## north
==> flow/design.v (excerpt) <==
module CPU(input clk,rst,
           output [11:0] imem_addr, input [18:0] imem_data,
           output [7:0] dmem_addr, dmem_wdata, output dmem_we, dmem_re, input [7:0] dmem_rdata);
Size: ~1800 cells after synthesis, roughly 170 flip-flops, about 59 I/O pins.
==> flow/config.mk <==
export PLATFORM = sky130hd
export DESIGN_NAME = CPU
export DESIGN_NICKNAME = CPU
export VERILOG_FILES = /design/flow/design.v
export SDC_FILE = /design/flow/constraint.sdc
export NUM_CORES = 4
export LEC_CHECK = 0
export ABC_AREA = 1
export CAP_MARGIN = 20
export CELL_PAD_IN_SITES_DETAIL_PLACEMENT = 0
export CORE_MARGIN = 2
export CORE_UTILIZATION = 67
export GPL_TIMING_DRIVEN = 1
export MAX_ROUTING_LAYER = met4
export MIN_ROUTING_LAYER = met2
export SLEW_MARGIN = 20
export TNS_END_PERCENT = 95
==> flow/constraint.sdc <==
create_clock -name core_clock -period 4.85 [get_ports {clk}]
set_input_delay 0.9700 -clock core_clock [delete_from_list [all_inputs] [get_ports {clk}]]
set_output_delay 0.9700 -clock core_clock [all_outputs]
set_load 0.01 [all_outputs]
run.sh (not shown) runs the stock make flow with config.mk's settings and CLKGATE_MAP_FILE=.
north did not finish: a tool error stopped it during global routing (5_1_grt).
### north -> south
Settings: MAX_ROUTING_LAYER removed (was met4); MIN_ROUTING_LAYER removed (was met2); TNS_END_PERCENT removed (was 95); CORE_UTILIZATION changed from 67 to 40; ABC_AREA removed (was 1); CELL_PAD_IN_SITES_DETAIL_PLACEMENT removed (was 0); SETUP_SLACK_MARGIN newly set to 0.98; GPL_TIMING_DRIVEN removed (was 1); the clock period (ns, I/O delays scaled along) changed from 4.85 to 3.56.
## What came out
south finished every stage; the final checks, however, were not passed, the failures being negative setup slack.
Compared with north, south shows a higher xor-xnor portion of the synthesized cell area.
Number of ports placed on the die boundary came out exactly the same in north and south.
Any difference in share of flip-flops with an asynchronous set or reset between north and south is small enough to ignore.
Compared with north, south shows a floorplan core density that is 27 points lower.
> inputs changed (south -> east)
Settings: a deleted SETUP_SLACK_MARGIN that had been 0.98; a change of the clock period (ns, I/O delays scaled along) from 3.56 to 7.5.
[summary]
- Between east and south, the worst-case clock skew figures differ only marginally.
- east has final core area utilization below what south had.
- Going from south to east, final cycle utilization of the critical path now smaller; number of nets in the layout shrank by 227; design internal power shrank by 4.7 mW; global-route usage now smaller; count of clock-buffer cells in the layout dropped 1.
- Final instance area, east and south: higher on south
- east has completed all stages; timing, DRC and antenna checks passed.
- [compare] base=south new=east: final cell count has decreased, total power has decreased.

* * *

== build 68 ==
Starting RTL as in the previous note.
clock: 5.42 ns
lec_check: 0
abc_area: 1
cap_margin: 20
core_margin: 2
core_utilization: 68
cts_cluster_diameter: 124
hold_slack_margin: 0.27
setup_slack_margin: 0.48
slew_margin: 20
| build 68 | all stages done | FAIL | negative setup slack |
What build 22 does differently from build 68 at the input level:
# build 68
export LEC_CHECK = 0
export ABC_AREA = 1
export CAP_MARGIN = 20
export CORE_MARGIN = 2
export CORE_UTILIZATION = 68
export CTS_CLUSTER_DIAMETER = 124
export HOLD_SLACK_MARGIN = 0.27
export SETUP_SLACK_MARGIN = 0.48
export SLEW_MARGIN = 20
create_clock -name core_clock -period 5.42 [get_ports {clk}]
# build 22
export LEC_CHECK = 0
export CAP_MARGIN = 20
export CORE_MARGIN = 2
export CORE_UTILIZATION = 57
export SETUP_SLACK_MARGIN = 0.98
export SLEW_MARGIN = 20
create_clock -name core_clock -period 3.56 [get_ports {clk}]
Results
- Of build 68 and build 22, not a single run came through the flow clean.
- Although it ran to completion, build 22 produced a layout that fails the final checks because of negative setup slack.
- Compared with build 68, in build 22 clock distribution area overhead in the final layout has decreased, met2 demand-to-capacity share in global routing has decreased, period utilization has increased.
Relative to build 22, the following input files were edited for build 44:
# build 22
export LEC_CHECK = 0
export CAP_MARGIN = 20
export CORE_MARGIN = 2
export CORE_UTILIZATION = 57
export SETUP_SLACK_MARGIN = 0.98
export SLEW_MARGIN = 20
create_clock -name core_clock -period 3.56 [get_ports {clk}]
# build 44
export LEC_CHECK = 0
export CAP_MARGIN = 20
export CORE_MARGIN = 2
export CORE_UTILIZATION = 68
export CTS_CLUSTER_DIAMETER = 30
export SETUP_SLACK_MARGIN = -0.56
export SLEW_MARGIN = 20
create_clock -name core_clock -period 5.6 [get_ports {clk}]
Notes after the runs:
- Count of plain and timing-repair buffers in the layout (build 44 vs. build 22) decreases by more than a quarter
- Delta (build 44 minus build 22): sequential share of layout area moved up; chip area from the yosys synthesis statistics now sits at about the same level; final RePlAce weighted congestion lower; standby leakage power saw a decrease; routed via count lower.
- Build 44 against build 22: power has decreased; worst slack on hold paths stayed essentially flat; post-detailed-route via-to-cell ratio climbed about 3.7%.
- Of the runs build 22 and build 44, none of them finished clean.
## Diff of input files: build 70 against build 44
# build 44
export LEC_CHECK = 0
export CAP_MARGIN = 20
export CORE_MARGIN = 2
export CORE_UTILIZATION = 68
export CTS_CLUSTER_DIAMETER = 30
export SETUP_SLACK_MARGIN = -0.56
export SLEW_MARGIN = 20
create_clock -name core_clock -period 5.6 [get_ports {clk}]
# build 70
export LEC_CHECK = 0
export CAP_MARGIN = 20
export CORE_MARGIN = 2
export CORE_UTILIZATION = 57
export CTS_CLUSTER_SIZE = 99
export SLEW_MARGIN = 20
create_clock -name core_clock -period 3.67 [get_ports {clk}]
Results
To summarise build 70: no stage aborted, but the layout did not pass its checks, failing on negative setup slack. Final period utilization on build 70 is up relative to build 44. Per the comparison of build 70 with build 44, setup skew after layout shows an increase of 4.8 ps; number of rows in the core area shows an increase of 4. Relative to build 44, the via count measured on build 70 has increased slightly. Build 44 -> build 70: post-synthesis instance area delta 0, exact match. Changes observed in build 70 relative to build 44: summed area of non-filler cells in the final layout climbed about 12%, fraction of met3 tracks used by global routing dropped 4.4 points, total power divided by cell area climbed 230 nW/um^2. met2 layer wire length in the routed design of build 70 exceeds that of build 44 by more than 10%. Part of the power in the clock network is lower on build 70.
Power and IR drop assume default switching activity.
